## flow/design.v

```verilog
module ALU (result, read_data_1, read_data_2, shmat, opcode, functioncode);
	input [31:0] read_data_1;
	input [31:0] read_data_2;
	input [4:0] shmat;
	input [5:0] opcode;
	input [5:0] functioncode;
	output reg [31:0] result;
	always @(*)
		begin
		result = 32'b0;
		if(opcode==6'b001000)						 
			result=read_data_1+read_data_2;
		else if(opcode==6'b001001)					 
			result=read_data_1+read_data_2;
		else if(opcode==6'b001100)					 
			result=read_data_1&read_data_2;
		else if(opcode==6'b001101)					 
			result=read_data_1|read_data_2;
		else if(opcode==6'b001010)					 
			result=($signed(read_data_1)<$signed(read_data_2)) ? 32'b1 : 32'b0;
		else if(opcode==6'b001011)					 
			result=(read_data_1<read_data_2) ? 32'b1 : 32'b0;
		else if(opcode==6'b100100 |opcode==6'b100101 |opcode==6'b110000 | opcode==6'b100011  
		| opcode==6'b101000 | opcode==6'b111000 | opcode==6'b101001 | opcode==6'b101011)	 
			result=read_data_1+read_data_2;
		else if(opcode==6'b000000)					 
			begin
			if(functioncode==6'b100000)  
				result=read_data_1+read_data_2;
			else if(functioncode==6'b100001)  
				result=read_data_1+read_data_2;
			else if(functioncode==6'b100100)  
				result=read_data_1 & read_data_2;
			else if(functioncode==6'b100101)  
				result=read_data_1 | read_data_2;
			else if(functioncode==6'b100111)  
				result=~(read_data_1 | read_data_2);
			else if(functioncode==6'b000000)  
				result=read_data_2 << shmat;
			else if(functioncode==6'b101010)  
				result=($signed(read_data_1)<$signed(read_data_2)) ? 32'b1 : 32'b0;
			else if(functioncode==6'b101011)	 
				result=(read_data_1<read_data_2) ? 32'b1 : 32'b0;
			else if(functioncode==6'b000011)	 
				result= $signed(read_data_2) >>> shmat;
			else if(functioncode==6'b000010)  
				result= read_data_2 >> shmat;
			else if(functioncode==6'b100010)  
				result=read_data_1-read_data_2;
			else if(functioncode==6'b100011)  
				result= read_data_1-read_data_2;
			end
		end
endmodule
module mips_registers ( read_data_1, read_data_2, write_data, read_reg_1, read_reg_2, write_reg, signal_reg_write, clk );
	output [31:0] read_data_1, read_data_2;
	input [31:0] write_data;
	input [4:0] read_reg_1, read_reg_2, write_reg;
	input signal_reg_write, clk;
	reg [31:0] registers [31:1];
	always @(posedge clk)
		if (signal_reg_write && write_reg != 5'd0)
			registers[write_reg] <= write_data;
	assign read_data_1 = (read_reg_1 == 5'd0) ? 32'b0 : registers[read_reg_1];
	assign read_data_2 = (read_reg_2 == 5'd0) ? 32'b0 : registers[read_reg_2];
endmodule
module mips_core (
	input         clk,
	input         rst,
	output [31:0] imem_addr,
	input  [31:0] imem_rdata,
	output [31:0] dmem_addr,
	output [31:0] dmem_wdata,
	output [3:0]  dmem_wmask,
	output        dmem_we,
	input  [31:0] dmem_rdata,
	output        wb_en,
	output [4:0]  wb_reg,
	output [31:0] wb_data
);
reg [31:0] PC;
wire [31:0] instruction = imem_rdata;
wire [31:0] read_data_1;
wire [31:0] read_data_2;
wire [31:0] ALU_result;
reg [31:0] ALU_mux;
reg [4:0] REG_dst_mux;
reg [31:0] REG_write_mux;
reg [31:0] MEM_result;
reg write_reg_signal;
reg write_mem_signal;
reg [3:0] mem_mask;
reg [31:0] next_PC;
wire [5:0] opcode = instruction[31:26];
wire [4:0] rs = instruction[25:21];
wire [4:0] rt = instruction[20:16];
wire [4:0] rd = instruction[15:11];
wire [4:0] shmat = instruction[10:6];
wire [5:0] functioncode = instruction[5:0];
wire [15:0] imm = instruction[15:0];
wire [25:0] adress = instruction[25:0];
wire [31:0] PC_plus4 = PC + 32'd4;
wire [31:0] branchadress = {{14{imm[15]}}, imm, 2'b00};
wire [31:0] jumpadress = {PC[31:28], adress, 2'b00};
mips_registers regblock(read_data_1, read_data_2, REG_write_mux, rs, rt, REG_dst_mux, write_reg_signal, clk);
ALU ALUblock(ALU_result, read_data_1, ALU_mux, shmat, opcode, functioncode);
always @(*)
begin
	REG_dst_mux = rt;
	write_reg_signal = 1'b1;
	write_mem_signal = 1'b0;
	mem_mask = 4'b1111;
	ALU_mux = read_data_2;
	REG_write_mux = ALU_result;
	next_PC = PC_plus4;
	if (opcode==6'b100100)           
		MEM_result = {24'b0, dmem_rdata[7:0]};
	else if (opcode==6'b100101)      
		MEM_result = {16'b0, dmem_rdata[15:0]};
	else                             
		MEM_result = dmem_rdata;
	if (opcode==6'b000000)           
		begin
		REG_dst_mux = rd;
		if (functioncode==6'b001000)   
			begin
			write_reg_signal = 1'b0;
			next_PC = read_data_1;
			end
		end
	else                             
		begin
		if (opcode==6'b000011)         
			REG_dst_mux = 5'b11111;
		if (opcode==6'b101000 | opcode==6'b101001 | opcode==6'b111000 | opcode==6'b101011)  
			begin
			write_mem_signal = 1'b1;
			write_reg_signal = 1'b0;
			if (opcode==6'b101000)       
				mem_mask = 4'b0001;
			else if (opcode==6'b101001)  
				mem_mask = 4'b0011;
			end
		else if (opcode==6'b000100 | opcode==6'b000101 | opcode==6'b000010)  
			write_reg_signal = 1'b0;
		if (opcode!=6'b001100 && opcode!=6'b001101)
			ALU_mux = {{16{imm[15]}}, imm};
		else
			ALU_mux = {16'b0, imm};
		if (opcode==6'b000011)         
			REG_write_mux = PC + 32'd8;
		else if (opcode==6'b100011 | opcode==6'b100100 | opcode==6'b100101 | opcode==6'b110000)  
			REG_write_mux = MEM_result;
		else if (opcode==6'b001111)    
			REG_write_mux = {imm, 16'b0};
		if (opcode==6'b000100 && read_data_1==read_data_2)        
			next_PC = PC_plus4 + branchadress;
		else if (opcode==6'b000101 && read_data_1!=read_data_2)   
			next_PC = PC_plus4 + branchadress;
		else if (opcode==6'b000010 | opcode==6'b000011)          
			next_PC = jumpadress;
		end
end
always @(posedge clk)
	if (rst)
		PC <= 32'b0;
	else
		PC <= next_PC;
assign imem_addr  = PC;
assign dmem_addr  = ALU_result;
assign dmem_wdata = read_data_2;
assign dmem_wmask = mem_mask;
assign dmem_we    = write_mem_signal;
assign wb_en      = write_reg_signal && (REG_dst_mux != 5'd0);
assign wb_reg     = REG_dst_mux;
assign wb_data    = REG_write_mux;
endmodule
```

## flow/run.sh

```bash
#!/bin/bash
# the make line also repeats each setting of config.mk as NAME=value (left out here)
make -C /OpenROAD-flow-scripts/flow DESIGN_CONFIG=/design/flow/config.mk WORK_HOME=/design/flow/orfs CLKGATE_MAP_FILE= finish
```

## flow/config.mk

```make
export PLATFORM = sky130hd
export DESIGN_NAME = mips_core
export DESIGN_NICKNAME = mips_core
export VERILOG_FILES = /design/flow/design.v
export SDC_FILE = /design/flow/constraint.sdc
export NUM_CORES = 4
export LEC_CHECK = 0
export ABC_AREA = 1
export CAP_MARGIN = 20
export CORE_MARGIN = 2
export CORE_UTILIZATION = 72
export CTS_CLUSTER_DIAMETER = 184
export CTS_CLUSTER_SIZE = 15
export PLACE_DENSITY_LB_ADDON = 0.07
export SETUP_SLACK_MARGIN = 0.94
export SLEW_MARGIN = 20
```

## flow/constraint.sdc

```tcl
create_clock -name core_clock -period 5.42 [get_ports {clk}]
set_input_delay 1.0840 -clock core_clock [delete_from_list [all_inputs] [get_ports {clk}]]
set_output_delay 1.0840 -clock core_clock [all_outputs]
set_load 0.01 [all_outputs]
```

==> ci_impl_report.md, run 1 <==
### Metrics collected by this job

| Metric | Value |
|---|---|
| Distinct lib cells | 63 |
| Mux share | 0.0451% |
| All-layer global routing usage | 89.2% |
| Syn_area_per_cell | 7.59 um^2 |
| IO Pins | 205 |
| Last stage | global routing (5_1_grt) |
| Post-Syn Nets | 8,957 |
| Error | [ERROR GRT-0116] Global routing finished with congestion. Check the congestion regions in the DRC Viewer. |
| Max-area cell share | 44.8% |
| Top-count cell post-synth | nand2_1 |
| Number of cells in Yosys stat | 8,761 |
| Cts hold-fix bufs | 0 |
| Grt total ovfl | 1,042 |
| Flops out of synthesis | 1,024 |
| Async set-or-reset flop fraction in the synthesized netlist | 0% |
| CTS Buffer Depth | 3 |
| Die Ht | 308 um |
| Area post-placement | 78,900 um^2 |
| Number of buffers added on ports | 203 |
| Post-synth area from yosys stat | 66,500 um^2 |
| Routability Congestion | 1.31 |
| Synth Area in Simple Gates | 26.9% |
| Mapped Cells | 8,761 |
| Core region area | 91,700 um^2 |
| Die Wd | 308 um |
| Post-synth top cells | nand2_1 (2,201), nor2_1 (1,121), edfxtp_1 (992) |
| Top cells by area | edfxtp_1 (45%), nand2_1 (12%), o21ai_0 (7.4%), nor2_1 (6.3%), nand3_1 (6.3%) |
| Root Driver | clkbuf_16 |
| Ys Warns | 3 |
| Floorplan Utilization | 72.6% |
| Hpwl dp | 218,000 um |
| Post-synth EDFFs | 992 |
| Chip area | 94,800 um^2 |
| CTS Buf Count | 78 |
| Synth Flop Type | edfxtp_1 |
| H-tree levels | 3 |
| Post-synth seq share | 45.7% |
| Adder Area Share | 2.48% |
| Compound Share, Synth | 15.4% |
| Yosys top cell by area | edfxtp_1 |
| Status | did not finish |
| # rows | 111 |
| Clk sinks | 1,024 |
| Post-Syn Area | 66,500 um^2 |
| Post-Synth XOR/XNOR Area | 1.49% |
| Top logic family | simple AND/OR/NAND/NOR gates |
[what timing repair did]
| action | CTS |
|---|---|
| gates resized | 661 |
| setup endpoints to repair | 1549 |
| gates cloned | 27 |
| pin swaps | 160 |
| setup buffers | 98 |
[metal layers]
layer / track usage (%) / GRT overflow
met5: 65.8 / 17
met1: 88.6 / 98
met4: 88.0 / 334
met2: 97.4 / 483
met3: 83.1 / 110
[stage by stage]
| step | utilization (%) | hold WS [ns] | TNS [ns] | setup slack, ns | cells |
|---|---|---|---|---|---|
| 3_5_place_dp | 86.0 | 0.514 | -1046.19 | -2.30 | 10837 |
| 3_3_place_gp | 85.9 | 0.511 | -813.54 | -2.18 | 10833 |
| 2_1_floorplan | - | 0.521 | -14.03 | -0.596 | 8761 |
| 4_1_cts | 91.9 | 0.532 | -116.40 | -1.42 | 11062 |
==> inputs of run 2 (changes only) <==
- ABC_AREA: 1 -> 0
- CAP_MARGIN: 20 -> 5
- CELL_PAD_IN_SITES_DETAIL_PLACEMENT: unset -> 0
- CELL_PAD_IN_SITES_GLOBAL_PLACEMENT: unset -> 3
- CORE_UTILIZATION: 72 -> 40
- CTS_CLUSTER_DIAMETER: 184 -> unset
- CTS_CLUSTER_SIZE: 15 -> 37
- GPL_TIMING_DRIVEN: unset -> 0
- MAX_ROUTING_LAYER: unset -> met4
- PLACE_DENSITY_LB_ADDON: 0.07 -> unset
- SETUP_SLACK_MARGIN: 0.94 -> unset
- clock period: 5.42 -> 12.9 ns (I/O delays scaled with it)
==> ci_impl_report.md, run 2 <==
### Metrics collected by this job

| Metric | Value |
|---|---|
| Final period util | 103% |
| First-pass DRT Iterations | 8 |
| Share of total power in sequential cells | 39.6% |
| Worst hold start | PC[28]$_SDFFE_PP0P_ |
| Mux share | 18.2% (+18 points) |
| Fin crit period | 13.24 ns |
| Number of buffers added on ports | 194 (-4.4%) |
| Adder Area Share | 2.60% (+0.12 points) |
| Top-count cell post-synth | edfxtp_1 |
| DR iter-0 viols | 10,149 |
| Die Wd | 402 um (+31%) |
| Fin. max-slew vios | 0 |
| Pint | 0.00636 W |
| Wire per inst | 50.7 um |
| # rows | 146 (+32%) |
| Largest net degree at the start of global routing | 33 |
| Setup violators final | 11 |
| Worst VDD drop | 0.161 mV |
| All-layer global routing usage | 50.7% |
| Worst Setup SP | imem_rdata[19] |
| Worst Reg2Reg Path Length in Cells | 19 |
| Synth Area in Simple Gates | 8.54% (-18 points) |
| Total power | 0.00945 W |
| Design Area, Final | 77,400 um^2 |
| Combinational share of power | 24.2% |
| Die Ht | 402 um (+31%) |
| DRT antenna net count | 0 |
| Root Driver | clkbuf_16 |
| Hold Crit Depth | 2 |
| CP Launch Type | input pin |
| Switch share | 32.7% |
| Chip area | 162,000 um^2 (+71%) |
| Clock Skew | 0.114 ns |
| Final hold violation count | 0 |
| Status | failed layout checks |
| Post-Synth XOR/XNOR Area | 2.21% (+0.72 points) |
| Worst slew pin tran | 1.31 ns |
| Drt total wl | 407,000 um |
| Area post-placement | 71,600 um^2 (-9.2%) |
| IO Pins | 205 (unchanged) |
| DR vias | 59,232 |
| CTS Buf Count | 110 (+41%) |
| Crit path depth | 19 |
| TritonCTS clock tree | done |
| Grt total ovfl | 0 |
| Psw | 0.00309 W |
| Post-synth area from yosys stat | 63,500 um^2 (-4.6%) |
| Final nets | 6,026 |
| Number of global-route vias before repair | 55,686 |
| Buf/Inv on CP | 7 |
| Synth Flop Type | edfxtp_1 |
| Crit Path Class | input pin to primary output |
| Biggest consumer | registers |
| Clock Power | 0.00342 W |
| Number of cells in Yosys stat | 5,338 (-39%) |
| Post-Syn Nets | 5,534 (-38%) |
| SO Faults | negative setup slack |
| Syn_area_per_cell | 11.9 um^2 (+57%) |
| Req. time, crit path | 10.32 ns |
| Area Growth Syn to Fin | 21.9% |
| Vias/cell | 7.38 |
| CTS Buffer Depth | 3 (unchanged) |
| Flops out of synthesis | 1,024 (unchanged) |
| Cts hold-fix bufs | 0 (unchanged) |
| Core region area | 158,000 um^2 (+72%) |
| Antenna violations before repair | 37 |
| # DRC | 0 |
| Crit path cell chain | clkdlybuf4s50_1 -> and2_1 -> buf_4 -> clkbuf_2 -> buf_16 -> clkbuf_2 -> a22oi_1 -> a31oi_1 -> nand3_1 -> a21oi_1 -> a221o_1 -> a221oi_1 -> o31ai_1 -> a31oi_1 -> o21ai_0 -> a21oi_1 -> o21ai_4 -> buf_12 -> clkdlybuf4s50_1 |
| Floorplan Utilization | 40.2% (-32 points) |
| Clk pwr share | 36.2% |
| First-pass GRT wire length | 528,000 um |
| Routability Congestion | 1.08 (-17%) |
| Max_slew headroom | 11.6% |
| Yosys top cell by area | edfxtp_1 |
| Compound Share, Synth | 16.5% (+1.1 points) |
| Ys Warns | 3 (unchanged) |
| Final WS setup | -0.338 ns |
| Fmax achieved | 75.5 MHz |
| Top logic family | multiplexers |
| P_seq | 0.00375 W |
| Power per cell area | 122 nW/um^2 |
| Post-synth top cells | edfxtp_1 (992), nor2_1 (421), mux2i_1 (411) |
| Post-Syn Area | 63,500 um^2 (-4.6%) |
| Slowest CP cell | o21ai_0 |
| Hold EP | PC[28]$_SDFFE_PP0P_ |
| CP Capture Point | wb_data[1] |
| Hold WC Path Type | register to register |
| Flop2flop setup slack | 5.69 ns |
| RR Endpoint | regblock.registers[20][11]$_DFFE_PP_ |
| H-tree levels | 3 (unchanged) |
| # fillers | 14,175 |
| Max-area cell share | 46.9% (+2.1 points) |
| Reg clk slew, reported paths | 0.07 ns |
| Post-synth seq share | 47.9% (+2.2 points) |
| Highest net fanout along the worst path | 32 |
| Distinct lib cells | 113 (+79%) |
| CP top delay family | AND-OR/OR-AND gates |
| Tool Warnings | 94 |
| Worst stage delay on the critical path | 1.05 ns |
| Top cells by area | edfxtp_1 (47%), mux4_2 (10%), mux2i_1 (6.5%), ha_1 (2.5%), nor2_1 (2.5%) |
| Post-synth EDFFs | 992 (unchanged) |
| Mapped Cells | 5,338 (-39%) |
| Max Cap Viol | 0 |
| Crit end category | primary output |
| Worst hold slack | 0.596 ns |
| Hpwl dp | 303,000 um (+39%) |
| Clk latency late pin | 0.82 ns |
| Arrival time at the worst endpoint | 10.66 ns |
| RR Startpoint | regblock.registers[25][3]$_DFFE_PP_ |
| Leakage power | 27.5 nW |
| Async set-or-reset flop fraction in the synthesized netlist | 0% (unchanged) |
| P_comb | 0.00229 W |
| Clk sinks | 1,024 (unchanged) |
run 2: per-layer routing:
metal / vias up / routed length, um / track usage [%] / part of all wire, %
met4: 0 / 44700 / 44.7 / 11
met5: - / 0 / - / 0
met1: 29844 / 139000 / 57.9 / 34
li1: 22237 / - / - / -
met2: 5446 / 174000 / 72.6 / 43
met3: 1705 / 48600 / 14.5 / 12
run 2: timing repair:
action	4_1_cts	5_1_grt
pin swaps	25	7
endpoints found under the setup margin	59	30
setup buffers	39	12
gates cloned	4	0
gates resized	282	114
run 2: layout make-up:
class	instances	area (um^2)	share of cell area, %
diodes	36	90.1	0.116
plain buffers	404	2640	3.41
clock buffers	126	2810	3.63
clock inverters	78	1030	1.34
inverters	143	548	0.708
multi-input cells	3763	32200	41.6
flip-flops and latches	1024	30400	39.3
well taps	2072	2590	3.35
repair buffers	384	5040	6.51
run 2: stage by stage:
stage / worst slack [ns] / utilization [%] / std cells / setup TNS [ns]
2_1_floorplan: 1.20 / - / 5338 / 0
3_3_place_gp: -8.54 / 43.0 / 7604 / -2115.80
3_5_place_dp: -3.44 / 45.3 / 7741 / -188.76
4_1_cts: -0.0878 / 48.6 / 7984 / -0.234
5_1_grt: -0.00773 / 49.0 / 8016 / -0.0141
6_report: -0.338 / 49.0 / 8030 / -1.32
==> inputs of run 3 (changes only) <==
- ABC_AREA: 0 -> unset
- CAP_MARGIN: 5 -> 20
- CELL_PAD_IN_SITES_DETAIL_PLACEMENT: 0 -> unset
- CELL_PAD_IN_SITES_GLOBAL_PLACEMENT: 3 -> unset
- CORE_UTILIZATION: 40 -> 72
- CTS_CLUSTER_SIZE: 37 -> 97
- GPL_TIMING_DRIVEN: 0 -> unset
- MAX_ROUTING_LAYER: met4 -> unset
- PLACE_DENSITY: unset -> 0.6
- SETUP_SLACK_MARGIN: unset -> 0.2
- clock period: 12.9 -> 9.36 ns (I/O delays scaled with it)
==> ci_impl_report.md, run 3 <==
### Metrics collected by this job

| Metric | Value |
|---|---|
| Last stage | global routing (5_1_grt) |
| Root Driver | clkbuf_16 |
| Ys Warns | 3 (unchanged) |
| Clk sinks | 1,024 (unchanged) |
| Status | did not finish |
| Top cells by area | edfxtp_1 (47%), mux4_2 (10%), mux2i_1 (6.5%), ha_1 (2.5%), nor2_1 (2.5%) |
| Synth Flop Type | edfxtp_1 |
| IO Pins | 205 (unchanged) |
| All-layer global routing usage | 97.9% |
| Max-area cell share | 46.9% (unchanged) |
| Error | [ERROR GRT-0116] Global routing finished with congestion. Check the congestion regions in the DRC Viewer. |
| Post-Syn Area | 63,500 um^2 (unchanged) |
| Die Wd | 301 um (-25%) |
| Chip area | 90,600 um^2 (-44%) |
| Floorplan Utilization | 72.9% (+33 points) |
| Post-Synth XOR/XNOR Area | 2.21% (unchanged) |
| Hpwl dp | 221,000 um (-27%) |
| Post-synth top cells | edfxtp_1 (992), nor2_1 (421), mux2i_1 (411) |
| Post-Syn Nets | 5,534 (unchanged) |
| Grt total ovfl | 3,235 |
| DP Worst Slack | -0.906 ns (+2.53 ns) |
| Yosys top cell by area | edfxtp_1 |
| CTS Buf Count | 98 (-11%) |
| Syn_area_per_cell | 11.9 um^2 (unchanged) |
| Compound Share, Synth | 16.5% (unchanged) |
| Mux share | 18.2% (unchanged) |
| Post-synth EDFFs | 992 (unchanged) |
| Number of buffers added on ports | 203 (+4.6%) |
| Flops out of synthesis | 1,024 (unchanged) |
| CTS Buffer Depth | 3 (unchanged) |
| Post-synth seq share | 47.9% (unchanged) |
| Async set-or-reset flop fraction in the synthesized netlist | 0% (unchanged) |
| Top logic family | multiplexers |
| Area post-placement | 72,700 um^2 (+1.6%) |
| Synth Area in Simple Gates | 8.54% (unchanged) |
| Cts hold-fix bufs | 0 (unchanged) |
| Routability Congestion | 1.30 (+20%) |
| # rows | 108 (-26%) |
| Core region area | 87,000 um^2 (-45%) |
| Post-synth area from yosys stat | 63,500 um^2 (unchanged) |
| Top-count cell post-synth | edfxtp_1 |
| Adder Area Share | 2.60% (unchanged) |
| Mapped Cells | 5,338 (unchanged) |
| Distinct lib cells | 113 (unchanged) |
| Number of cells in Yosys stat | 5,338 (unchanged) |
| Die Ht | 301 um (-25%) |
| H-tree levels | 3 (unchanged) |
==> run 3: through the flow <==
step | hold WS (ns) | setup TNS, ns | util [%] | cells
global placement | 0.520 | -12.14 | 83.5 | 7177
detailed placement | 0.527 | -18.45 | 83.6 | 7180
floorplan | 0.505 | 0 | - | 5338
CTS | 0.536 | 0 | 89.0 | 7395
==> run 3: layer usage <==
metal  overflow  track usage (%)
met4        860              101
met3        353             91.0
met5         61             81.1
met1        275             94.6
met2       1686              107
==> run 3: what timing repair did <==
| item | 4_1_cts |
|---|---|
| cloned | 1 |
| pin swaps | 53 |
| setup endpoints to repair | 62 |
| gates resized | 326 |
| setup buffers | 35 |
==> inputs of run 4 (changes only) <==
- CELL_PAD_IN_SITES_DETAIL_PLACEMENT: unset -> 0
- CORE_MARGIN: 2 -> 5
- CORE_UTILIZATION: 72 -> 54
- CTS_CLUSTER_SIZE: 97 -> unset
- GPL_ROUTABILITY_DRIVEN: unset -> 1
- HOLD_SLACK_MARGIN: unset -> -0.04
- MIN_ROUTING_LAYER: unset -> met1
- PLACE_DENSITY: 0.6 -> unset
- PLACE_DENSITY_LB_ADDON: unset -> 0.28
- SETUP_SLACK_MARGIN: 0.2 -> 1.38
- SLEW_MARGIN: 20 -> 25
- clock period: 9.36 -> 8.99 ns (I/O delays scaled with it)
==> ci_impl_report.md, run 4 <==
### Metrics collected by this job

| Metric | Value |
|---|---|
| Top-count cell post-synth | edfxtp_1 |
| Max-area cell share | 46.9% (unchanged) |
| Post-synth seq share | 47.9% (unchanged) |
| IO Pins | 205 (unchanged) |
| Ys Warns | 3 (unchanged) |
| Top cells by area | edfxtp_1 (47%), mux4_2 (10%), mux2i_1 (6.5%), ha_1 (2.5%), nor2_1 (2.5%) |
| Async set-or-reset flop fraction in the synthesized netlist | 0% (unchanged) |
| Synth Flop Type | edfxtp_1 |
| Top logic family | multiplexers |
| Floorplan Utilization | 54.5% (-18 points) |
| Cts hold-fix bufs | 0 (unchanged) |
| Die Wd | 353 um (+17%) |
| Post-Syn Nets | 5,534 (unchanged) |
| Distinct lib cells | 113 (unchanged) |
| # rows | 125 (+16%) |
| Die Ht | 353 um (+17%) |
| Clk sinks | 1,024 (unchanged) |
| Mapped Cells | 5,338 (unchanged) |
| Adder Area Share | 2.60% (unchanged) |
| Syn_area_per_cell | 11.9 um^2 (unchanged) |
| CTS Buffer Depth | 3 (unchanged) |
| Post-synth top cells | edfxtp_1 (992), nor2_1 (421), mux2i_1 (411) |
| Routability Congestion | 1.13 (-13%) |
| Flops out of synthesis | 1,024 (unchanged) |
| Hpwl dp | 246,000 um (+12%) |
| Post-Synth XOR/XNOR Area | 2.21% (unchanged) |
| Yosys top cell by area | edfxtp_1 |
| Post-synth EDFFs | 992 (unchanged) |
| Synth Area in Simple Gates | 8.54% (unchanged) |
| Last stage | global routing (5_1_grt) |
| Number of cells in Yosys stat | 5,338 (unchanged) |
| Mux share | 18.2% (unchanged) |
| H-tree levels | 3 (unchanged) |
| Status | did not finish |
| Post-synth area from yosys stat | 63,500 um^2 (unchanged) |
| Compound Share, Synth | 16.5% (unchanged) |
| Root Driver | clkbuf_16 |
| Number of buffers added on ports | 203 (unchanged) |
| Post-Syn Area | 63,500 um^2 (unchanged) |
| CTS Buf Count | 101 (+3.1%) |
| Core region area | 117,000 um^2 (+34%) |
| Chip area | 125,000 um^2 (+37%) |
[run 4: what timing repair did]
action / 4_1_cts
setup buffers: 114
setup endpoints to repair: 65
resized: 584
cloned: 10
pin swaps: 188
[run 4: metrics by stage]
step	std cells	instance area, um^2	TNS [ns]	power (W)	setup WS [ns]
3_5_place_dp	7827	76200	-26.54	0.00860	-1.06
3_3_place_gp	7820	76100	-25.72	0.00858	-1.05
4_1_cts	8141	83200	0	0.0133	0.342
2_1_floorplan	5338	64700	0	0.00696	0.546
==> inputs of run 5 (changes only) <==
- CELL_PAD_IN_SITES_GLOBAL_PLACEMENT: unset -> 1
- CORE_MARGIN: 5 -> 3
- CORE_UTILIZATION: 54 -> 50
- PLACE_DENSITY_LB_ADDON: 0.28 -> unset
- clock period: 8.99 -> 9.64 ns (I/O delays scaled with it)
==> ci_impl_report.md, run 5 <==
### Metrics collected by this job

| Metric | Value |
|---|---|
| Hold WC Path Type | register to register |
| Worst hold slack | 0.568 ns |
| Fin. max-slew vios | 0 |
| Finished Core Util | 65.7% |
| Top-count cell post-synth | edfxtp_1 |
| P_comb | 0.00335 W |
| Crit Path Class | input pin to primary output |
| Crit-path most repeated cell | buf_6 |
| Core region area | 126,000 um^2 (+8.0%) |
| First-pass GRT wire length | 440,000 um |
| Reg clk slew, reported paths | 0.06 ns |
| IO Pins | 205 (unchanged) |
| Syn_area_per_cell | 11.9 um^2 (unchanged) |
| Mux share | 18.2% (unchanged) |
| Tool Warnings | 96 |
| Root Driver | clkbuf_16 |
| TritonCTS clock tree | done |
| Area Growth Syn to Fin | 30.4% |
| Chip area | 131,000 um^2 (+5.4%) |
| Fin crit period | 9.26 ns |
| Hold Crit Depth | 2 |
| CTS Buf Count | 103 (+2.0%) |
| Power per cell area | 150 nW/um^2 |
| Final hold violation count | 0 |
| Worst VDD drop | 0.187 mV |
| Largest net degree at the start of global routing | 57 |
| Crit path depth | 30 |
| Fmax achieved | 108 MHz |
| Clock Skew | 0.0807 ns |
| Clock Power | 0.00405 W |
| Die Ht | 362 um (+2.7%) |
| Hold EP | PC[0]$_SDFFE_PP0P_ |
| RR Endpoint | regblock.registers[8][24]$_DFFE_PP_ |
| RR Startpoint | regblock.registers[26][0]$_DFFE_PP_ |
| First-pass DRT Iterations | 7 |
| Setup violators final | 0 |
| Req. time, crit path | 7.71 ns |
| # rows | 130 (+4.0%) |
| Synth Flop Type | edfxtp_1 |
| Worst Reg2Reg Path Length in Cells | 30 |
| Post-synth seq share | 47.9% (unchanged) |
| CTS Buffer Depth | 3 (unchanged) |
| Total power | 0.0124 W |
| Pint | 0.00861 W |
| Flops out of synthesis | 1,024 (unchanged) |
| Adder Area Share | 2.60% (unchanged) |
| Distinct lib cells | 113 (unchanged) |
| H-tree levels | 3 (unchanged) |
| Final nets | 6,579 |
| DR iter-0 viols | 9,403 |
| Top logic family | multiplexers |
| Worst stage delay on the critical path | 0.35 ns |
| Wire per inst | 39.9 um |
| Floorplan Utilization | 50.4% (-4.1 points) |
| Switch share | 30.7% |
| Share of total power in sequential cells | 40.4% |
| Psw | 0.00381 W |
| Top cells by area | edfxtp_1 (47%), mux4_2 (10%), mux2i_1 (6.5%), ha_1 (2.5%), nor2_1 (2.5%) |
| Crit end category | primary output |
| Clk sinks | 1,024 (unchanged) |
| Compound Share, Synth | 16.5% (unchanged) |
| Slowest CP cell | mux2_2 |
| Combinational share of power | 27.0% |
| All-layer global routing usage | 47.9% |
| CP Capture Point | wb_data[24] |
| Final period util | 96.1% |
| CP top delay family | buffers and inverters |
| Flop2flop setup slack | 3.57 ns |
| DRT antenna net count | 0 |
| P_seq | 0.00502 W |
| Worst hold start | PC[0]$_SDFFE_PP0P_ |
| Number of global-route vias before repair | 56,189 |
| Post-Synth XOR/XNOR Area | 2.21% (unchanged) |
| Routability Congestion | 1.09 (-3.1%) |
| Number of buffers added on ports | 203 (unchanged) |
| Max Cap Viol | 0 |
| Arrival time at the worst endpoint | 7.33 ns |
| Max-area cell share | 46.9% (unchanged) |
| Vias/cell | 7.27 |
| Synth Area in Simple Gates | 8.54% (unchanged) |
| Post-Syn Area | 63,500 um^2 (unchanged) |
| CP Launch Type | input pin |
| Drt total wl | 324,000 um |
| Post-synth EDFFs | 992 (unchanged) |
| Leakage power | 31.3 nW |
| Max_slew headroom | 20.4% |
| Buf/Inv on CP | 15 |
| # DRC | 0 |
| Status | finished clean |
| Hpwl dp | 233,000 um (-5.5%) |
| Ys Warns | 3 (unchanged) |
| # fillers | 9,303 |
| Post-Syn Nets | 5,534 (unchanged) |
| RSZ-0062 raised after global routing | true |
| Post-synth area from yosys stat | 63,500 um^2 (unchanged) |
| Die Wd | 362 um (+2.7%) |
| Yosys top cell by area | edfxtp_1 |
| Clk pwr share | 32.6% |
| Worst Setup SP | imem_rdata[21] |
| Highest net fanout along the worst path | 16 |
| Grt total ovfl | 0 |
| DR vias | 59,045 |
| Async set-or-reset flop fraction in the synthesized netlist | 0% (unchanged) |
| Number of cells in Yosys stat | 5,338 (unchanged) |
| Clk latency late pin | 0.75 ns |
| Post-synth top cells | edfxtp_1 (992), nor2_1 (421), mux2i_1 (411) |
| Mapped Cells | 5,338 (unchanged) |
| Worst slew pin tran | 1.19 ns |
| Antenna violations before repair | 13 |
| Biggest consumer | registers |
-- run 5: per-layer routing --
layer | vias up | track usage [%] | routed length, um
met3 | 1401 | 12.8 | 41800
li1 | 23276 | - | -
met1 | 29163 | 58.9 | 109000
met2 | 5199 | 72.0 | 141000
met5 | - | 0 | 45
met4 | 6 | 37.3 | 32300
-- run 5: what timing repair did --
| action | 4_1_cts | 5_1_grt |
|---|---|---|
| gates resized | 507 | 368 |
| pin swaps | 165 | 142 |
| cloned | 5 | 0 |
| setup buffers | 81 | 92 |
| hold buffers | 0 | 0 |
| hold endpoints to repair | 0 | 0 |
| setup endpoints to repair | 64 | 64 |
-- run 5: stage by stage --
stage / instances / TNS [ns] / setup WS, ns / cell area (um^2)
3_3_place_gp: 7744 / -15.68 / -0.809 / 74400
2_1_floorplan: 5338 / 0 / 0.936 / 64400
6_report: 8123 / 0 / 0.381 / 82800
4_1_cts: 8022 / 0 / 0.475 / 80600
3_5_place_dp: 7748 / -14.01 / -0.766 / 74500
5_1_grt: 8116 / 0 / 0.338 / 82700
-- run 5: cell type report --
| class | count | area, um^2 | area share (%) |
|---|---|---|---|
| Antenna cell | 7 | 17.5 | 0.0212 |
| Clock buffer | 122 | 2670 | 3.23 |
| Clock inverter | 66 | 709 | 0.857 |
| Inverter | 143 | 539 | 0.652 |
| Multi-Input combinational cell | 3759 | 34200 | 41.3 |
| Sequential cell | 1024 | 30400 | 36.8 |
| Tap cell | 1650 | 2060 | 2.49 |
| Timing Repair Buffer | 1352 | 12100 | 14.7 |
==> inputs of run 6 (changes only) <==
- CELL_PAD_IN_SITES_DETAIL_PLACEMENT: 0 -> unset
- CELL_PAD_IN_SITES_GLOBAL_PLACEMENT: 1 -> unset
- CORE_MARGIN: 3 -> 2
- CORE_UTILIZATION: 50 -> 66
- CTS_CLUSTER_DIAMETER: unset -> 335
- GPL_ROUTABILITY_DRIVEN: 1 -> unset
- HOLD_SLACK_MARGIN: -0.04 -> unset
- MAX_ROUTING_LAYER: unset -> met4
- MIN_ROUTING_LAYER: met1 -> unset
- PLACE_DENSITY: unset -> 0.6
- SETUP_SLACK_MARGIN: 1.38 -> 1.2
- SLEW_MARGIN: 25 -> 20
- TNS_END_PERCENT: unset -> 50
- clock period: 9.64 -> 9.22 ns (I/O delays scaled with it)
==> ci_impl_report.md, run 6 <==
### Metrics collected by this job

| Metric | Value |
|---|---|
| Syn_area_per_cell | 11.9 um^2 (unchanged) |
| Adder Area Share | 2.60% (unchanged) |
| IO Pins | 205 (unchanged) |
| Synth Area in Simple Gates | 8.54% (unchanged) |
| CTS Buf Count | 99 (-3.9%) |
| Post-Syn Nets | 5,534 (unchanged) |
| Core region area | 95,200 um^2 (-24%) |
| Compound Share, Synth | 16.5% (unchanged) |
| Synth Flop Type | edfxtp_1 |
| Ys Warns | 3 (unchanged) |
| Grt total ovfl | 2,327 |
| Max-area cell share | 46.9% (unchanged) |
| Chip area | 98,700 um^2 (-25%) |
| All-layer global routing usage | 95.4% |
| Yosys top cell by area | edfxtp_1 |
| Error | [ERROR GRT-0116] Global routing finished with congestion. Check the congestion regions in the DRC Viewer. |
| Routability Congestion | 1.23 (+12%) |
| DP Worst Slack | -0.681 ns (+0.0850 ns) |
| Post-synth EDFFs | 992 (unchanged) |
| Mux share | 18.2% (unchanged) |
| Distinct lib cells | 113 (unchanged) |
| Status | did not finish |
| Area post-placement | 73,600 um^2 (-1.1%) |
| Number of cells in Yosys stat | 5,338 (unchanged) |
| Flops out of synthesis | 1,024 (unchanged) |
| Post-Synth XOR/XNOR Area | 2.21% (unchanged) |
| Die Wd | 314 um (-13%) |
| Last stage | global routing (5_1_grt) |
| Top logic family | multiplexers |
| CTS Buffer Depth | 3 (unchanged) |
| Mapped Cells | 5,338 (unchanged) |
| Top cells by area | edfxtp_1 (47%), mux4_2 (10%), mux2i_1 (6.5%), ha_1 (2.5%), nor2_1 (2.5%) |
| Clk sinks | 1,024 (unchanged) |
| Async set-or-reset flop fraction in the synthesized netlist | 0% (unchanged) |
| Post-synth top cells | edfxtp_1 (992), nor2_1 (421), mux2i_1 (411) |
| Hpwl dp | 231,000 um (-0.59%) |
| Post-synth area from yosys stat | 63,500 um^2 (unchanged) |
| Post-synth seq share | 47.9% (unchanged) |
| H-tree levels | 3 (unchanged) |
| Top-count cell post-synth | edfxtp_1 |
| Number of buffers added on ports | 203 (unchanged) |
| Post-Syn Area | 63,500 um^2 (unchanged) |
| Die Ht | 314 um (-13%) |
| Floorplan Utilization | 66.7% (+16 points) |
| # rows | 113 (-13%) |
| Cts hold-fix bufs | 0 (unchanged) |
| Root Driver | clkbuf_16 |
[run 6: what timing repair did]
item	4_1_cts
hold endpoints to repair	0
gates resized	626
buffers inserted	108
endpoints found under the setup margin	64
cloned	14
pin swaps	192
[run 6: stage by stage]
step	instances	total power, W	setup TNS (ns)
2_1_floorplan	5338	0.00678	0
3_3_place_gp	7330	0.00809	-7.97
3_5_place_dp	7331	0.00818	-14.68
4_1_cts	7629	0.0125	0
[run 6: layer usage]
metal / overflow / track usage (%)
met1: 235 / 93.8
met2: 1154 / 103
met3: 331 / 88.1
met4: 607 / 96.0
met5: - / -
==> inputs of run 7 (changes only) <==
- CORE_UTILIZATION: 66 -> 40
- CTS_CLUSTER_DIAMETER: 335 -> unset
- MAX_ROUTING_LAYER: met4 -> unset
- SETUP_SLACK_MARGIN: 1.2 -> 0.2
- TNS_END_PERCENT: 50 -> unset
- clock period: 9.22 -> 14.0 ns (I/O delays scaled with it)
==> ci_impl_report.md, run 7 <==
### Metrics collected by this job

| Metric | Value |
|---|---|
| CP Capture Point | wb_data[0] |
| Chip area | 162,000 um^2 (+64%) |
| Final hold violation count | 0 |
| # rows | 146 (+29%) |
| Hold Crit Depth | 2 |
| Buf/Inv on CP | 7 |
| Combinational share of power | 20.8% |
| Synth Area in Simple Gates | 8.54% (unchanged) |
| Post-Syn Area | 63,500 um^2 (unchanged) |
| Crit-path most repeated cell | buf_4 |
| Req. time, crit path | 11.20 ns |
| RSZ-0062 raised after global routing | false |
| Die Wd | 402 um (+28%) |
| CP Launch Type | input pin |
| Met1 Resource Use GR | 47.7% |
| Clk sinks | 1,024 (unchanged) |
| Distinct lib cells | 113 (unchanged) |
| Die Ht | 402 um (+28%) |
| Routability Congestion | 1.07 (-13%) |
| Ys Warns | 3 (unchanged) |
| Clock Skew | 0.0945 ns |
| Arrival time at the worst endpoint | 10.48 ns |
| Worst Reg2Reg Path Length in Cells | 22 |
| All-layer global routing usage | 37.6% |
| Drt total wl | 313,000 um |
| Pint | 0.00583 W |
| Setup violators final | 0 |
| Grt total ovfl | 0 |
| Switch share | 29.8% |
| P_seq | 0.00345 W |
| Highest net fanout along the worst path | 57 |
| M3 GR Usage | 9.89% |
| Post-synth area from yosys stat | 63,500 um^2 (unchanged) |
| Mux share | 18.2% (unchanged) |
| Cts hold-fix bufs | 0 (unchanged) |
| Fmax achieved | 75.3 MHz |
| Post-synth EDFFs | 992 (unchanged) |
| RR Startpoint | regblock.registers[28][3]$_DFFE_PP_ |
| Wire per inst | 40.3 um |
| Crit Path Class | input pin to primary output |
| DRT antenna net count | 0 |
| Antenna violations before repair | 19 |
| PostCTS Resize Cnt | 0 (-100%) |
| Fin crit period | 13.28 ns |
| Biggest consumer | registers |
| Worst hold start | PC[0]$_SDFFE_PP0P_ |
| Max-area cell share | 46.9% (unchanged) |
| Status | finished clean |
| DR vias | 54,108 |
| Worst stage delay on the critical path | 0.73 ns |
| CTS Buffer Depth | 3 (unchanged) |
| H-tree levels | 3 (unchanged) |
| Tool Warnings | 91 |
| # DRC | 0 |
| Root Driver | clkbuf_16 |
| Largest net degree at the start of global routing | 86 |
| Slowest CP cell | nand3b_1 |
| Crit end category | primary output |
| Flops out of synthesis | 1,024 (unchanged) |
| First-pass GRT wire length | 424,000 um |
| Global route hottest layer | met2 |
| Fin. max-slew vios | 0 |
| Post-synth top cells | edfxtp_1 (992), nor2_1 (421), mux2i_1 (411) |
| Clk latency late pin | 0.77 ns |
| Placed Cells incl. Taps | 7,551 (+3.0%) |
| Mapped Cells | 5,338 (unchanged) |
| Compound Share, Synth | 16.5% (unchanged) |
| CP top delay family | AND-OR/OR-AND gates |
| Post-CTS Setup Inserts | 0 (-100%) |
| Clk pwr share | 37.6% |
| Hold WC Path Type | register to register |
| Syn_area_per_cell | 11.9 um^2 (unchanged) |
| Grt met2 use | 56.5% |
| Max_slew headroom | 10.1% |
| Top cells by area | edfxtp_1 (47%), mux4_2 (10%), mux2i_1 (6.5%), ha_1 (2.5%), nor2_1 (2.5%) |
| Floorplan Utilization | 40.2% (-27 points) |
| Yosys top cell by area | edfxtp_1 |
| Number of global-route vias before repair | 51,224 |
| Reg clk slew, reported paths | 0.06 ns |
| DR iter-0 viols | 8,294 |
| TritonCTS clock tree | done |
| Final nets | 5,787 |
| Finished Layout Cells | 7,760 |
| Area Growth Syn to Fin | 15.3% |
| First-pass DRT Iterations | 8 |
| Adder Area Share | 2.60% (unchanged) |
| Post-Syn Nets | 5,534 (unchanged) |
| Top logic family | multiplexers |
| Async set-or-reset flop fraction in the synthesized netlist | 0% (unchanged) |
| Top-count cell post-synth | edfxtp_1 |
| Worst slew pin tran | 1.34 ns |
| Crit path cell chain | buf_8 -> nand3b_1 -> buf_4 -> o22ai_1 -> nor3_1 -> a221oi_1 -> inv_1 -> ha_1 -> inv_1 -> a21oi_1 -> o21bai_1 -> o21a_1 -> a211oi_1 -> buf_4 -> o211ai_1 -> nand3_1 -> a21o_1 -> a21oi_1 -> a2111oi_0 -> o31a_1 -> a21o_1 -> buf_4 -> clkdlybuf4s50_1 |
| Number of buffers added on ports | 203 (unchanged) |
| Power per cell area | 113 nW/um^2 |
| Max Cap Viol | 0 |
| Core region area | 158,000 um^2 (+66%) |
| Post-synth seq share | 47.9% (unchanged) |
| IO Pins | 205 (unchanged) |
| Leakage power | 26.3 nW |
| Flop2flop setup slack | 6.87 ns |
| Vias/cell | 6.97 |
| RR Endpoint | regblock.registers[4][0]$_DFFE_PP_ |
| P_comb | 0.00172 W |
| Psw | 0.00247 W |
| Synth Flop Type | edfxtp_1 |
| Hpwl dp | 216,000 um (-6.6%) |
| Hold EP | PC[0]$_SDFFE_PP0P_ |
| Number of cells in Yosys stat | 5,338 (unchanged) |
| Setup TNS | 0 ns |
| Worst VDD drop | 0.103 mV |
| Share of total power in sequential cells | 41.6% |
| CTS Buf Count | 109 (+10%) |
| Crit path depth | 23 |
| Worst Setup SP | imem_rdata[16] |
| Clock Power | 0.00312 W |
| Final period util | 94.9% |
| Post-Synth XOR/XNOR Area | 2.21% (unchanged) |
## run 7: per-layer routing
metal	vias up	wire length [um]
met1	27376	115000
met2	4068	135000
met4	20	25700
met3	969	36600
li1	21675	-
met5	-	118
## run 7: area by class of cell
type | count | area [um^2]
Antenna cell | 4 | 10.0
Clock buffer | 128 | 2820
Clock inverter | 76 | 1040
Fill cell | 14321 | 84800
Inverter | 143 | 537
Multi-Input combinational cell | 3759 | 30900
Sequential cell | 1024 | 30400
Tap cell | 2072 | 2590
Timing Repair Buffer | 554 | 4850
## run 7: per-stage QoR
stage                     util [%]  instance area (um^2)  hold WS (ns)  worst slack (ns)  power [W]
final                         46.3                 73200         0.566             0.719    0.00829
after global routing          46.3                 73200         0.583             0.552    0.00847
after CTS                     46.3                 73200         0.562             0.969    0.00825
after detailed placement      43.9                 69300         0.550              1.06    0.00517
after global placement        43.9                 69300         0.546             0.503    0.00518
after floorplan                  -                 63500         0.505              1.86    0.00441
==> inputs of run 8 (changes only) <==
- CELL_PAD_IN_SITES_DETAIL_PLACEMENT: unset -> 0
- CORE_ASPECT_RATIO: unset -> 0.96
- CORE_UTILIZATION: 40 -> 36
- CTS_CLUSTER_SIZE: unset -> 69
- GPL_TIMING_DRIVEN: unset -> 1
- HOLD_SLACK_MARGIN: unset -> 0.02
- MIN_ROUTING_LAYER: unset -> met1
- PLACE_DENSITY: 0.6 -> unset
- SETUP_SLACK_MARGIN: 0.2 -> unset
- SLEW_MARGIN: 20 -> 0
- clock period: 14.0 -> 6.92 ns (I/O delays scaled with it)
==> ci_impl_report.md, run 8 <==
### Metrics collected by this job

| Metric | Value |
|---|---|
| Flops out of synthesis | 1,024 (unchanged) |
| First-pass GRT wire length | 467,000 um (+10%) |
| Buf/Inv on CP | 11 (+4) |
| # rows | 151 (+3.4%) |
| Leakage power | 34.1 nW (+30%) |
| Number of global-route vias before repair | 57,204 (+12%) |
| # DRC | 0 (unchanged) |
| Mapped Cells | 5,338 (unchanged) |
| Combinational share of power | 28.1% (+7.3 points) |
| Final period util | 117% (+22 points) |
| P_comb | 0.00510 W (+200%) |
| P_seq | 0.00699 W (+100%) |
| Biggest consumer | registers |
| Tool Warnings | 94 (+3.3%) |
| Cts hold-fix bufs | 0 (unchanged) |
| Worst stage delay on the critical path | 0.54 ns (-0.19 ns) |
| Number of cells in Yosys stat | 5,338 (unchanged) |
| Status | failed layout checks |
| Area Growth Syn to Fin | 39.9% |
| Crit path depth | 28 (+22%) |
| Fin. max-slew vios | 0 (unchanged) |
| Grt total ovfl | 0 (unchanged) |
| CP Capture Point | wb_data[12] |
| Post-synth area from yosys stat | 63,500 um^2 (unchanged) |
| RR Endpoint | regblock.registers[14][12]$_DFFE_PP_ |
| Worst VDD drop | 0.222 mV (+120%) |
| Max Cap Viol | 0 (unchanged) |
| Syn_area_per_cell | 11.9 um^2 (unchanged) |
| Worst slew pin tran | 1.12 ns (-0.218 ns) |
| Final nets | 7,085 (+22%) |
| Fin crit period | 8.08 ns |
| Worst Reg2Reg Path Length in Cells | 26 (+18%) |
| Vias/cell | 6.38 (-8.5%) |
| Die Ht | 415 um (+3.2%) |
| Top-count cell post-synth | edfxtp_1 |
| Highest net fanout along the worst path | 7 (-88%) |
| DR vias | 59,665 (+10%) |
| CTS Buf Count | 110 (+0.92%) |
| First-pass DRT Iterations | 6 (-2) |
| Crit end category | primary output |
| Hold Crit Depth | 2 (unchanged) |
| RSZ-0062 raised after global routing | true |
| Fmax achieved | 124 MHz |
| Hpwl dp | 257,000 um (+19%) |
| All-layer global routing usage | 37.4% (-0.21 points) |
| Worst hold slack | 0.567 ns (+0.000199 ns) |
| Worst Setup SP | imem_rdata[16] |
| Post-synth EDFFs | 992 (unchanged) |
| Yosys top cell by area | edfxtp_1 |
| TritonCTS clock tree | done |
| Post-Syn Nets | 5,534 (unchanged) |
| Worst hold start | PC[0]$_SDFFE_PP0P_ |
| Clock Power | 0.00606 W (+94%) |
| Flop2flop setup slack | 0.94 ns (-5.93 ns) |
| Post-synth seq share | 47.9% (unchanged) |
| Crit Path Class | input pin to primary output |
| Hold EP | PC[0]$_SDFFE_PP0P_ |
| SO Faults | negative setup slack |
| Design Area, Final | 88,800 um^2 (+21%) |
| Post-Synth XOR/XNOR Area | 2.21% (unchanged) |
| Psw | 0.00561 W (+130%) |
| Number of buffers added on ports | 203 (unchanged) |
| Wire per inst | 37.1 um (-8.1%) |
| Finished Core Util | 50.5% (+4.2 points) |
| Drt total wl | 347,000 um (+11%) |
| Synth Area in Simple Gates | 8.54% (unchanged) |
| Floorplan Utilization | 36.1% (-4.1 points) |
| IO Pins | 205 (unchanged) |
| DR iter-0 viols | 8,333 (+0.47%) |
| Core region area | 176,000 um^2 (+11%) |
| Max-area cell share | 46.9% (unchanged) |
| Req. time, crit path | 5.54 ns (-5.66 ns) |
| Area post-placement | 79,800 um^2 (+15%) |
| Post-synth top cells | edfxtp_1 (992), nor2_1 (421), mux2i_1 (411) |
| Final hold violation count | 0 (unchanged) |
| Top logic family | multiplexers |
| Post-Syn Area | 63,500 um^2 (unchanged) |
| Die Wd | 433 um (+7.5%) |
| Pint | 0.0125 W (+120%) |
| Final WS setup | -1.16 ns (-1.88 ns) |
| Arrival time at the worst endpoint | 6.70 ns (-3.78 ns) |
| Max_slew headroom | 24.5% (+14 points) |
| Async set-or-reset flop fraction in the synthesized netlist | 0% (unchanged) |
| Clk latency late pin | 0.79 ns (+0.02 ns) |
| Chip area | 180,000 um^2 (+11%) |
| Reg clk slew, reported paths | 0.07 ns (about the same) |
| Distinct lib cells | 113 (unchanged) |
| Ys Warns | 3 (unchanged) |
| Largest net degree at the start of global routing | 57 (-34%) |
| Slowest CP cell | or4_4 |
| Crit-path most repeated cell | buf_6 |
| Routability Congestion | 1.06 (-1.5%) |
| Clk sinks | 1,024 (unchanged) |
| Switch share | 30.9% (+1.1 points) |
| Clock Skew | 0.101 ns (+0.00658 ns) |
| CTS Buffer Depth | 3 (unchanged) |
| Mux share | 18.2% (unchanged) |
| Clk pwr share | 33.4% (-4.2 points) |
| Hold WC Path Type | register to register |
| DRT antenna net count | 0 (unchanged) |
| CP top delay family | AND-OR/OR-AND gates |
| Adder Area Share | 2.60% (unchanged) |
| Share of total power in sequential cells | 38.5% (-3.1 points) |
| Setup violators final | 64 (+64) |
| CP Launch Type | input pin |
| Antenna violations before repair | 15 (-4) |
| Top cells by area | edfxtp_1 (47%), mux4_2 (10%), mux2i_1 (6.5%), ha_1 (2.5%), nor2_1 (2.5%) |
| Compound Share, Synth | 16.5% (unchanged) |
| RR Startpoint | regblock.registers[10][1]$_DFFE_PP_ |
| H-tree levels | 3 (unchanged) |
| Root Driver | clkbuf_16 |
| Power per cell area | 204 nW/um^2 (+80%) |
| Synth Flop Type | edfxtp_1 |
run 8: timing repair:
action | in CTS | in global routing
buffers inserted | 138 | 97
gates cloned | 12 | 0
gates resized | 832 | 187
setup endpoints to repair | 153 | 64
hold endpoints to repair | 0 | 0
pin swaps | 190 | 171
run 8: layout make-up:
cell class / instances / area [um^2]
Clock inverter: 70 / 801
Sequential cell: 1024 / 30400
Antenna cell: 7 / 17.5
Multi-Input combinational cell: 3759 / 34400
Timing Repair Buffer: 1851 / 16800
Clock buffer: 131 / 2850
Fill cell: 15412 / 87100
Tap cell: 2371 / 2970
Inverter: 143 / 547
run 8: per-stage QoR:
| stage | setup slack, ns | setup TNS (ns) | power [W] | std cells |
|---|---|---|---|---|
| floorplan | -0.696 | -7.05 | 0.00904 | 5338 |
| global placement | -2.41 | -577.73 | 0.0114 | 8963 |
| detailed placement | -2.44 | -602.74 | 0.0114 | 8963 |
| CTS | -1.13 | -47.15 | 0.0179 | 9289 |
| global route | -1.22 | -52.92 | 0.0185 | 9352 |
| finish | -1.16 | -47.02 | 0.0182 | 9356 |
run 8: per-layer routing:
layer  track usage, %  vias to the layer above  share of wire (%)
met5                0                        -              0.014
met4             26.8                        8                8.7
met3             9.10                      985                 11
met2             56.2                     4295                 43
met1             47.2                    30061                 37
li1                 -                    24316                  -
==> inputs of run 9 (changes only) <==
- CELL_PAD_IN_SITES_DETAIL_PLACEMENT: 0 -> 2
- CELL_PAD_IN_SITES_GLOBAL_PLACEMENT: unset -> 0
- CORE_ASPECT_RATIO: 0.96 -> unset
- CORE_UTILIZATION: 36 -> 62
- CTS_CLUSTER_SIZE: 69 -> unset
- GPL_ROUTABILITY_DRIVEN: unset -> 0
- HOLD_SLACK_MARGIN: 0.02 -> unset
- MIN_ROUTING_LAYER: met1 -> unset
- PLACE_DENSITY_LB_ADDON: unset -> 0.18
- SLEW_MARGIN: 0 -> 35
- clock period: 6.92 -> 6.53 ns (I/O delays scaled with it)
==> ci_impl_report.md, run 9 <==
### Metrics collected by this job

| Metric | Value |
|---|---|
| Yosys top cell by area | edfxtp_1 |
| Async set-or-reset flop fraction in the synthesized netlist | 0% (unchanged) |
| Post-synth top cells | edfxtp_1 (992), nor2_1 (421), mux2i_1 (411) |
| Floorplan Utilization | 62.5% (+26 points) |
| Distinct lib cells | 113 (unchanged) |
| Top cells by area | edfxtp_1 (47%), mux4_2 (10%), mux2i_1 (6.5%), ha_1 (2.5%), nor2_1 (2.5%) |
| Compound Share, Synth | 16.5% (unchanged) |
| Top logic family | multiplexers |
| Ys Warns | 3 (unchanged) |
| IO Pins | 205 (unchanged) |
| Core region area | 102,000 um^2 (-42%) |
| Adder Area Share | 2.60% (unchanged) |
| Post-synth seq share | 47.9% (unchanged) |
| Top-count cell post-synth | edfxtp_1 |
| Mapped Cells | 5,338 (unchanged) |
| Post-Synth XOR/XNOR Area | 2.21% (unchanged) |
| # rows | 117 (-23%) |
| Number of buffers added on ports | 203 (unchanged) |
| Max-area cell share | 46.9% (unchanged) |
| Number of cells in Yosys stat | 5,338 (unchanged) |
| Post-Syn Nets | 5,534 (unchanged) |
| Post-synth area from yosys stat | 63,500 um^2 (unchanged) |
| Last stage | detailed placement (3_5_place_dp) |
| Die Ht | 324 um (-22%) |
| Synth Area in Simple Gates | 8.54% (unchanged) |
| Syn_area_per_cell | 11.9 um^2 (unchanged) |
| Error | Error: detail_place.tcl, 38 bad optional access |
| Status | did not finish |
| Post-Syn Area | 63,500 um^2 (unchanged) |
| Post-synth EDFFs | 992 (unchanged) |
| Mux share | 18.2% (unchanged) |
| Synth Flop Type | edfxtp_1 |
| Die Wd | 324 um (-25%) |
| Chip area | 105,000 um^2 (-42%) |
| Flops out of synthesis | 1,024 (unchanged) |
==> run 9: metrics by stage <==
| step | cells | setup WS [ns] |
|---|---|---|
| after floorplan | 5338 | -0.930 |
| after global placement | 7758 | -2.24 |
==> inputs of run 10 (changes only) <==
- ABC_AREA: unset -> 1
- CAP_MARGIN: 20 -> 15
- CELL_PAD_IN_SITES_DETAIL_PLACEMENT: 2 -> 1
- CELL_PAD_IN_SITES_GLOBAL_PLACEMENT: 0 -> unset
- CORE_ASPECT_RATIO: unset -> 1.32
- CORE_MARGIN: 2 -> 5
- CORE_UTILIZATION: 62 -> 47
- CTS_CLUSTER_DIAMETER: unset -> 115
- GPL_ROUTABILITY_DRIVEN: 0 -> 1
- GPL_TIMING_DRIVEN: 1 -> 0
- MIN_ROUTING_LAYER: unset -> met2
- PLACE_DENSITY_LB_ADDON: 0.18 -> unset
- SETUP_SLACK_MARGIN: unset -> 2.55
- SLEW_MARGIN: 35 -> 25
- clock period: 6.53 -> 11.0 ns (I/O delays scaled with it)
==> ci_impl_report.md, run 10 <==
### Metrics collected by this job

| Metric | Value |
|---|---|
| Status | did not finish |
| Last stage | global routing (5_1_grt) |
| Error | [ERROR GRT-0116] Global routing finished with congestion. Check the congestion regions in the DRC Viewer. |
| Async set-or-reset flop fraction in the synthesized netlist | 0% (unchanged) |
| Die Wd | 337 um (+4.1%) |
| Synth Area in Simple Gates | 26.9% (+18 points) |
| Placed Cells incl. Taps | 10,883 |
| Mapped Cells | 8,761 (+64%) |
| Number of buffers added on ports | 197 (-3.0%) |
| H-tree levels | 3 |
| Compound Share, Synth | 15.4% (-1.1 points) |
| Distinct lib cells | 63 (-44%) |
| Max-area cell share | 44.8% (-2.1 points) |
| Chip area | 149,000 um^2 (+42%) |
| Post-Syn Nets | 8,957 (+62%) |
| Post-synth area from yosys stat | 66,500 um^2 (+4.8%) |
| Number of cells in Yosys stat | 8,761 (+64%) |
| CTS Buffer Depth | 3 |
| Ys Warns | 3 (unchanged) |
| Flops out of synthesis | 1,024 (unchanged) |
| Mux share | 0.0451% (-18 points) |
| Top logic family | simple AND/OR/NAND/NOR gates |
| Root Driver | clkbuf_16 |
| IO Pins | 205 (unchanged) |
| Post-synth EDFFs | 992 (unchanged) |
| Grt total ovfl | 13,067 |
| Syn_area_per_cell | 7.59 um^2 (-36%) |
| Post-Synth XOR/XNOR Area | 1.49% (-0.72 points) |
| # rows | 158 (+35%) |
| Hpwl dp | 371,000 um |
| Post-synth seq share | 45.7% (-2.2 points) |
| Top cells by area | edfxtp_1 (45%), nand2_1 (12%), o21ai_0 (7.4%), nor2_1 (6.3%), nand3_1 (6.3%) |
| All-layer global routing usage | 113% |
| Routability Congestion | 1.46 |
| Post-synth top cells | nand2_1 (2,201), nor2_1 (1,121), edfxtp_1 (992) |
| DP Worst Slack | -3.18 ns |
| Synth Flop Type | edfxtp_1 |
| Top-count cell post-synth | nand2_1 |
| Yosys top cell by area | edfxtp_1 |
| Die Ht | 442 um (+36%) |
| Post-Syn Area | 66,500 um^2 (+4.8%) |
| Adder Area Share | 2.48% (-0.12 points) |
| Floorplan Utilization | 47.3% (-15 points) |
| CTS Buf Count | 100 |
| Clk sinks | 1,024 |
| Cts hold-fix bufs | 0 |
| Core region area | 141,000 um^2 (+38%) |
## run 10: metal layers
metal	track usage, %	overflow
met2	109	4143
met4	103	1678
met3	126	6619
met5	114	627
met1	-	-
## run 10: through the flow
stage	hold slack [ns]	utilization [%]	power, W	instance area, um^2
4_1_cts	0.572	57.3	0.0109	80600
3_5_place_dp	0.564	52.1	0.00709	73300
3_3_place_gp	0.547	50.5	0.00697	70900
2_1_floorplan	0.521	-	0.00573	66700
## run 10: timing repair
item | in CTS
endpoints found under the setup margin | 1066
endpoints found under the hold margin | 0
resized | 952
gates cloned | 19
setup buffers | 98
pin swaps | 59
==> inputs of run 11 (changes only) <==
- ABC_AREA: 1 -> unset
- CAP_MARGIN: 15 -> 20
- CELL_PAD_IN_SITES_DETAIL_PLACEMENT: 1 -> unset
- CORE_ASPECT_RATIO: 1.32 -> unset
- CORE_MARGIN: 5 -> 2
- CORE_UTILIZATION: 47 -> 64
- CTS_CLUSTER_DIAMETER: 115 -> 351
- CTS_CLUSTER_SIZE: unset -> 100
- GPL_ROUTABILITY_DRIVEN: 1 -> unset
- GPL_TIMING_DRIVEN: 0 -> unset
- MIN_ROUTING_LAYER: met2 -> unset
- PLACE_DENSITY: unset -> 0.36
- SETUP_SLACK_MARGIN: 2.55 -> 0.2
- SLEW_MARGIN: 25 -> 20
- clock period: 11.0 -> 6.56 ns (I/O delays scaled with it)
==> ci_impl_report.md, run 11 <==
### Metrics collected by this job

| Metric | Value |
|---|---|
| Post-synth area from yosys stat | 63,500 um^2 (-4.6%) |
| Root Driver | clkbuf_16 |
| Number of cells in Yosys stat | 5,338 (-39%) |
| Post-Syn Area | 63,500 um^2 (-4.6%) |
| Floorplan Utilization | 64.5% (+17 points) |
| Cts hold-fix bufs | 0 (unchanged) |
| Adder Area Share | 2.60% (+0.12 points) |
| Post-synth top cells | edfxtp_1 (992), nor2_1 (421), mux2i_1 (411) |
| Yosys top cell by area | edfxtp_1 |
| Synth Flop Type | edfxtp_1 |
| Error | [ERROR GRT-0116] Global routing finished with congestion. Check the congestion regions in the DRC Viewer. |
| Distinct lib cells | 113 (+79%) |
| Post-Synth XOR/XNOR Area | 2.21% (+0.72 points) |
| Syn_area_per_cell | 11.9 um^2 (+57%) |
| Last stage | global routing (5_1_grt) |
| All-layer global routing usage | 79.9% |
| Compound Share, Synth | 16.5% (+1.1 points) |
| Post-synth EDFFs | 992 (unchanged) |
| CTS Buffer Depth | 3 (unchanged) |
| Max-area cell share | 46.9% (+2.1 points) |
| DP Worst Slack | -2.39 ns (+0.788 ns) |
| Synth Area in Simple Gates | 8.54% (-18 points) |
| Routability Congestion | 1.22 (-16%) |
| Area post-placement | 77,300 um^2 (+5.5%) |
| Post-Syn Nets | 5,534 (-38%) |
| Top cells by area | edfxtp_1 (47%), mux4_2 (10%), mux2i_1 (6.5%), ha_1 (2.5%), nor2_1 (2.5%) |
| CTS Buf Count | 14 (-86%) |
| Flops out of synthesis | 1,024 (unchanged) |
| Post-synth seq share | 47.9% (+2.2 points) |
| Async set-or-reset flop fraction in the synthesized netlist | 0% (unchanged) |
| Chip area | 102,000 um^2 (-32%) |
| Top logic family | multiplexers |
| Grt total ovfl | 196 |
| Mapped Cells | 5,338 (-39%) |
| IO Pins | 205 (unchanged) |
| Clk sinks | 1,024 (unchanged) |
| Die Ht | 319 um (-28%) |
| Hpwl dp | 234,000 um (-37%) |
| Status | did not finish |
| Die Wd | 319 um (-5.5%) |
| H-tree levels | 1 (-2) |
| Top-count cell post-synth | edfxtp_1 |
| Ys Warns | 3 (unchanged) |
| Mux share | 18.2% (+18 points) |
| Number of buffers added on ports | 203 (+3.0%) |
| # rows | 115 (-27%) |
| Core region area | 98,400 um^2 (-30%) |
-- run 11: routing by layer --
layer,overflow,track usage [%]
met2,96,93.4
met3,7,65.1
met4,91,79.7
met1,0,81.4
met5,2,43.0
-- run 11: through the flow --
| stage | total power (W) | util [%] | instances |
|---|---|---|---|
| 3_5_place_dp | 0.0117 | 78.5 | 7751 |
| 4_1_cts | 0.0143 | 83.5 | 7952 |
| 2_1_floorplan | 0.00955 | - | 5338 |
| 3_3_place_gp | 0.0116 | 78.5 | 7751 |
-- run 11: what timing repair did --
item	4_1_cts
cloned	11
setup buffers	173
endpoints found under the setup margin	756
resized	867
pin swaps	240
==> inputs of run 12 (changes only) <==
- CELL_PAD_IN_SITES_DETAIL_PLACEMENT: unset -> 0
- CORE_UTILIZATION: 64 -> 57
- CTS_CLUSTER_DIAMETER: 351 -> unset
- CTS_CLUSTER_SIZE: 100 -> unset
- GPL_ROUTABILITY_DRIVEN: unset -> 1
- HOLD_SLACK_MARGIN: unset -> -0.04
- MAX_ROUTING_LAYER: unset -> met4
- MIN_ROUTING_LAYER: unset -> met1
- PLACE_DENSITY: 0.36 -> unset
- SETUP_SLACK_MARGIN: 0.2 -> 1.38
- SLEW_MARGIN: 20 -> 25
- TNS_END_PERCENT: unset -> 5
- clock period: 6.56 -> 7.03 ns (I/O delays scaled with it)
==> ci_impl_report.md, run 12 <==
### Metrics collected by this job

| Metric | Value |
|---|---|
| Post-Syn Nets | 5,534 (unchanged) |
| Reg clk slew, reported paths | 0.06 ns |
| Ys Warns | 3 (unchanged) |
| Clk sinks | 1,024 (unchanged) |
| Fin crit period | 8.60 ns |
| Post-synth EDFFs | 992 (unchanged) |
| IO Pins | 205 (unchanged) |
| Die Ht | 338 um (+5.9%) |
| Max_slew headroom | 20.2% |
| Share of total power in sequential cells | 39.9% |
| Hold Crit Depth | 2 |
| Pint | 0.0119 W |
| Setup violators final | 62 |
| Root Driver | clkbuf_16 |
| Highest net fanout along the worst path | 24 |
| Post-synth top cells | edfxtp_1 (992), nor2_1 (421), mux2i_1 (411) |
| CP top delay family | AND-OR/OR-AND gates |
| Routability Congestion | 1.19 (-2.6%) |
| Total power | 0.0173 W |
| Post-synth area from yosys stat | 63,500 um^2 (unchanged) |
| Hpwl dp | 228,000 um (-2.7%) |
| Yosys top cell by area | edfxtp_1 |
| CTS Buf Count | 101 (+87) |
| All-layer global routing usage | 58.4% |
| # DRC | 0 |
| Req. time, crit path | 5.62 ns |
| Crit-path most repeated cell | buf_4 |
| DR vias | 63,883 |
| Post-Synth XOR/XNOR Area | 2.21% (unchanged) |
| Grt total ovfl | 0 |
| Adder Area Share | 2.60% (unchanged) |
| # rows | 122 (+6.1%) |
| Final hold violation count | 0 |
| Post-Syn Area | 63,500 um^2 (unchanged) |
| RSZ-0062 raised after global routing | true |
| Worst VDD drop | 0.391 mV |
| Worst stage delay on the critical path | 0.83 ns |
| DRT antenna net count | 0 |
| Final nets | 6,867 |
| Worst hold start | PC[0]$_SDFFE_PP0P_ |
| Flop2flop setup slack | 0.79 ns |
| Clock Skew | 0.0603 ns |
| H-tree levels | 3 (+2) |
| DR iter-0 viols | 12,679 |
| Mux share | 18.2% (unchanged) |
| Number of buffers added on ports | 203 (unchanged) |
| SO Faults | negative setup slack |
| Biggest consumer | registers |
| Fmax achieved | 116 MHz |
| Drt total wl | 337,000 um |
| Leakage power | 32.5 nW |
| Power per cell area | 205 nW/um^2 |
| Crit path depth | 22 |
| Status | failed layout checks |
| P_seq | 0.00689 W |
| CP Capture Point | wb_data[27] |
| First-pass GRT wire length | 450,000 um |
| Vias/cell | 7.72 |
| Flops out of synthesis | 1,024 (unchanged) |
| Switch share | 31.3% |
| Worst Setup SP | imem_rdata[21] |
| RR Startpoint | regblock.registers[29][1]$_DFFE_PP_ |
| Hold EP | PC[0]$_SDFFE_PP0P_ |
| Async set-or-reset flop fraction in the synthesized netlist | 0% (unchanged) |
| First-pass DRT Iterations | 9 |
| Hold WC Path Type | register to register |
| Core region area | 111,000 um^2 (+12%) |
| Mapped Cells | 5,338 (unchanged) |
| Top logic family | multiplexers |
| Area Growth Syn to Fin | 32.8% |
| Slowest CP cell | o211ai_1 |
| Final WS setup | -1.57 ns |
| Top cells by area | edfxtp_1 (47%), mux4_2 (10%), mux2i_1 (6.5%), ha_1 (2.5%), nor2_1 (2.5%) |
| CP Launch Type | input pin |
| Die Wd | 338 um (+5.9%) |
| Fin. max-slew vios | 0 |
| Crit path cell chain | buf_16 -> bufbuf_16 -> buf_12 -> buf_4 -> mux4_2 -> mux2i_1 -> a2111oi_1 -> a31o_2 -> inv_1 -> ha_1 -> buf_4 -> buf_4 -> or3_1 -> o21ai_0 -> a21oi_2 -> a21oi_1 -> xnor2_1 -> o21ai_1 -> nand2_1 -> o211ai_1 -> buf_4 -> buf_6 |
| Crit Path Class | input pin to primary output |
| Synth Flop Type | edfxtp_1 |
| Max Cap Viol | 0 |
| Synth Area in Simple Gates | 8.54% (unchanged) |
| Buf/Inv on CP | 9 |
| Syn_area_per_cell | 11.9 um^2 (unchanged) |
| Post-synth seq share | 47.9% (unchanged) |
| RR Endpoint | regblock.registers[12][27]$_DFFE_PP_ |
| Distinct lib cells | 113 (unchanged) |
| Max-area cell share | 46.9% (unchanged) |
| Number of cells in Yosys stat | 5,338 (unchanged) |
| Clk latency late pin | 0.74 ns |
| Final period util | 122% |
| Arrival time at the worst endpoint | 7.19 ns |
| Worst Reg2Reg Path Length in Cells | 24 |
| Compound Share, Synth | 16.5% (unchanged) |
| Combinational share of power | 27.6% |
| Tool Warnings | 96 |
| CTS Buffer Depth | 3 (unchanged) |
| DP Worst Slack | -2.13 ns (+0.260 ns) |
| Chip area | 114,000 um^2 (+12%) |
| Top-count cell post-synth | edfxtp_1 |
| Largest net degree at the start of global routing | 57 |
| Psw | 0.00540 W |
| Floorplan Utilization | 57.4% (-7.1 points) |
## run 12: cell type report
type	count	area (um^2)
diodes	29	72.6
well taps	1488	1860
clock inverters	67	712
repair buffers	1642	14200
inverters	143	544
fillers	6810	26200
multi-input cells	3759	33900
flip-flops and latches	1024	30400
clock buffers	119	2590
## run 12: what timing repair did
item / 4_1_cts / 5_1_grt
setup buffers: 53 / 83
pin swaps: 94 / 188
gates cloned: 3 / 1
endpoints found under the setup margin: 1116 / 1205
hold buffers: 0 / 0
resized: 336 / 473
## run 12: metal layers
layer | global-route usage [%] | vias up | share of wire (%)
met4 | 51.3 | 0 | 12
met2 | 80.4 | 7455 | 41
li1 | - | 23890 | -
met5 | - | - | 0
met3 | 25.1 | 2662 | 17
met1 | 64.4 | 29876 | 30
## run 12: per-stage QoR
step                util [%]  hold WS, ns  setup TNS [ns]  area [um^2]  std cells
floorplan                  -        0.505           -6.29        64700       5338
global placement        69.5        0.557         -263.32        76800       7913
detailed placement      69.5        0.557         -294.53        76800       7914
CTS                     74.0        0.576          -54.97        81800       8156
global route            76.2        0.598          -58.20        84300       8266
finish                  76.3        0.590          -53.47        84300       8271
Power is estimated from default activity; no workload was simulated.
